## top
module top#(parameter m = 7)(
    input clk,
    input signed [m-1:0]noise_in,
    output reg signed [2*m-1:0]filter_out
);
Settings: LEC_CHECK=0, ABC_AREA=0, CAP_MARGIN=30, CELL_PAD_IN_SITES_DETAIL_PLACEMENT=1, CELL_PAD_IN_SITES_GLOBAL_PLACEMENT=3, CORE_ASPECT_RATIO=1.15, CORE_MARGIN=2, CORE_UTILIZATION=36, CTS_CLUSTER_DIAMETER=94, CTS_CLUSTER_SIZE=43, GPL_ROUTABILITY_DRIVEN=1, HOLD_SLACK_MARGIN=0.07, MAX_ROUTING_LAYER=met4, MIN_ROUTING_LAYER=met2, SLEW_MARGIN=0; clock period 12.5 ns.
run.sh (not shown) runs the stock make flow with config.mk's settings and CLKGATE_MAP_FILE=.
The first run passed the timing, design-rule and antenna checks.
Change:
- ABC_AREA: 0 -> unset
- CAP_MARGIN: 30 -> 20
- CELL_PAD_IN_SITES_DETAIL_PLACEMENT: 1 -> unset
- CELL_PAD_IN_SITES_GLOBAL_PLACEMENT: 3 -> unset
- CORE_ASPECT_RATIO: 1.15 -> unset
- CORE_UTILIZATION: 36 -> 69
- CTS_CLUSTER_DIAMETER: 94 -> unset
- CTS_CLUSTER_SIZE: 43 -> unset
- GPL_ROUTABILITY_DRIVEN: 1 -> unset
- HOLD_SLACK_MARGIN: 0.07 -> unset
- MAX_ROUTING_LAYER: met4 -> unset
- MIN_ROUTING_LAYER: met2 -> unset
- SLEW_MARGIN: 0 -> 20
- clock period: 12.5 -> 8.6 ns (I/O delays scaled with it)
What happened: The changed run completed without violations. Global-route usage climbs by 0.38 points. Critical path depth came out lower by 2.
Change:
- CAP_MARGIN: 20 -> 5
- CORE_UTILIZATION: 69 -> 72
- clock period: 8.6 -> 6.35 ns (I/O delays scaled with it)
This time the run completed and failed the layout checks on negative setup slack.
Register-to-register slack loses 2.0 ns.
Hold slack loses 0.0067 ns.
Worst setup slack loses 1.0 ns.
Final area increases by 6.1%.
Routed wire length increases by 9.2%.
Core utilization increases by 8.6 points.
Synthesized area stays the same.
Clock-buffer cell count increases by 1.
Change:
- ABC_AREA: unset -> 1
- CORE_ASPECT_RATIO: unset -> 0.9
- CTS_CLUSTER_DIAMETER: unset -> 223
- CTS_CLUSTER_SIZE: unset -> 100
- SETUP_SLACK_MARGIN: unset -> 0.67
- TNS_END_PERCENT: unset -> 80
- clock period: 6.35 -> 5.86 ns (I/O delays scaled with it)
Effect: The new run finished with negative setup slack left. Synthesized cell count climbs by a little under a tenth. Utilization climbs by 2.4 points. Sequential share of layout area drops by 0.65 points. Cell area climbs by a few percent. Routed wire length climbs by roughly a tenth. Non-clock buffer count climbs by 43. Hold slack gains 0.0031 ns. Via count climbs by roughly a tenth. Count of clock-buffer cells in the layout stays the same. Area after synthesis climbs slightly.
Change:
- CORE_ASPECT_RATIO: 0.9 -> unset
- CTS_CLUSTER_DIAMETER: 223 -> 140
- CTS_CLUSTER_SIZE: 100 -> 22
- HOLD_SLACK_MARGIN: unset -> 0.29
- SETUP_SLACK_MARGIN: 0.67 -> -0.3
- TNS_END_PERCENT: 80 -> unset
- clock period: 5.86 -> 4.87 ns (I/O delays scaled with it)
Result:
- The new run reached the layout checks and failed them: negative setup slack
- hold slack gets better by 0.0038 ns
- via count went up slightly
- final area rose slightly
- wire length grows by a few percent
- synthesized area does not change


Starting RTL as in the previous note.
export LEC_CHECK = 0
export ABC_AREA = 0
export CAP_MARGIN = 30
export CELL_PAD_IN_SITES_DETAIL_PLACEMENT = 1
export CELL_PAD_IN_SITES_GLOBAL_PLACEMENT = 3
export CORE_ASPECT_RATIO = 1.33
export CORE_MARGIN = 2
export CORE_UTILIZATION = 42
export CTS_CLUSTER_DIAMETER = 94
export CTS_CLUSTER_SIZE = 43
export GPL_ROUTABILITY_DRIVEN = 1
export HOLD_SLACK_MARGIN = 0.07
export MAX_ROUTING_LAYER = met4
export MIN_ROUTING_LAYER = met2
export PLACE_DENSITY_LB_ADDON = 0.19
export SLEW_MARGIN = 0
create_clock -name core_clock -period 12.5 [get_ports {clk}]
The first run finished with timing, DRC and antenna clean.
==> next run, changes <==
==> flow/config.mk (replaced) <==
export PLATFORM = sky130hd
export DESIGN_NAME = top
export DESIGN_NICKNAME = top
export VERILOG_FILES = /design/flow/design.v
export SDC_FILE = /design/flow/constraint.sdc
export NUM_CORES = 4
export LEC_CHECK = 0
export CAP_MARGIN = 5
export CORE_MARGIN = 2
export CORE_UTILIZATION = 72
export CTS_CLUSTER_SIZE = 19
export SETUP_SLACK_MARGIN = 0.5
export SLEW_MARGIN = 20
==> flow/constraint.sdc (replaced) <==
create_clock -name core_clock -period 5.75 [get_ports {clk}]
set_input_delay 1.1500 -clock core_clock [delete_from_list [all_inputs] [get_ports {clk}]]
set_output_delay 1.1500 -clock core_clock [all_outputs]
set_load 0.01 [all_outputs]
The new run reached the layout checks and failed them: negative setup slack.
Worst setup slack gets worse by 4.4 ns.
Area after synthesis is unchanged.
Wire length goes down by a few percent.
Global-route usage goes up by 2.2 points.
Via count goes down by about a fifth.


top again, from the RTL that the note above started with.
Settings: LEC_CHECK=0, ABC_AREA=0, CAP_MARGIN=20, CELL_PAD_IN_SITES_DETAIL_PLACEMENT=1, CORE_ASPECT_RATIO=0.56, CORE_MARGIN=7, CORE_UTILIZATION=46, CTS_CLUSTER_SIZE=91, MAX_ROUTING_LAYER=met5, MIN_ROUTING_LAYER=met1, SLEW_MARGIN=20; clock period 8.79 ns.
Then changed:
- ABC_AREA: 0 -> 1
- CELL_PAD_IN_SITES_DETAIL_PLACEMENT: 1 -> not set
- CORE_ASPECT_RATIO: 0.56 -> not set
- CORE_MARGIN: 7 -> 2
- CORE_UTILIZATION: 46 -> 72
- CTS_CLUSTER_DIAMETER: not set -> 98
- CTS_CLUSTER_SIZE: 91 -> 23
- MAX_ROUTING_LAYER: met5 -> not set
- MIN_ROUTING_LAYER: met1 -> not set
- SETUP_SLACK_MARGIN: not set -> -0.24
- clock period: 8.79 -> 4.78 ns (I/O delays scaled with it)
The changed run completed and failed the layout checks on setup timing.
Register-to-register slack gets worse by 3.4 ns.
Hold slack stays flat.
Setup slack is worse by 2.3 ns.
Die size is lower by well over a third.
Routed wire length went up slightly.
Cell count is higher by a little under a tenth.
Global-route usage rises by 14 points.
Then changed:
- CTS_CLUSTER_DIAMETER: 98 -> not set
- CTS_CLUSTER_SIZE: 23 -> 88
- HOLD_SLACK_MARGIN: not set -> 0.3
- PLACE_DENSITY: not set -> 0.78
- SETUP_SLACK_MARGIN: -0.24 -> 0.04
- clock period: 4.78 -> 3.35 ns (I/O delays scaled with it)
Effect:
- The changed run finished but failed the layout checks on setup timing
- global-route usage climbs by 1.0 points
- sequential share of layout area climbs by 0.10 points
- die size is unchanged
- hold slack is worse by 0.0086 ns
- register-to-register slack is worse by 1.4 ns
- setup slack is worse by 1.2 ns
- wire length climbs by a few percent
- critical path depth does not change
- count of clock-buffer cells in the layout climbs by 2
Then changed:
- ABC_AREA: 1 -> not set
- CTS_CLUSTER_SIZE: 88 -> 19
- HOLD_SLACK_MARGIN: 0.3 -> not set
- PLACE_DENSITY: 0.78 -> not set
- SETUP_SLACK_MARGIN: 0.04 -> not set
- clock period: 3.35 -> 5.9 ns (I/O delays scaled with it)
Result: The changed run reached the layout checks and failed them: setup timing; utilization goes down by 2.1 points; global-route usage goes down by 2.2 points; synthesized area goes down by 1.9%; die size goes down by about 1.8%; non-clock buffer count goes down by 26; cell count goes down by about 8%.
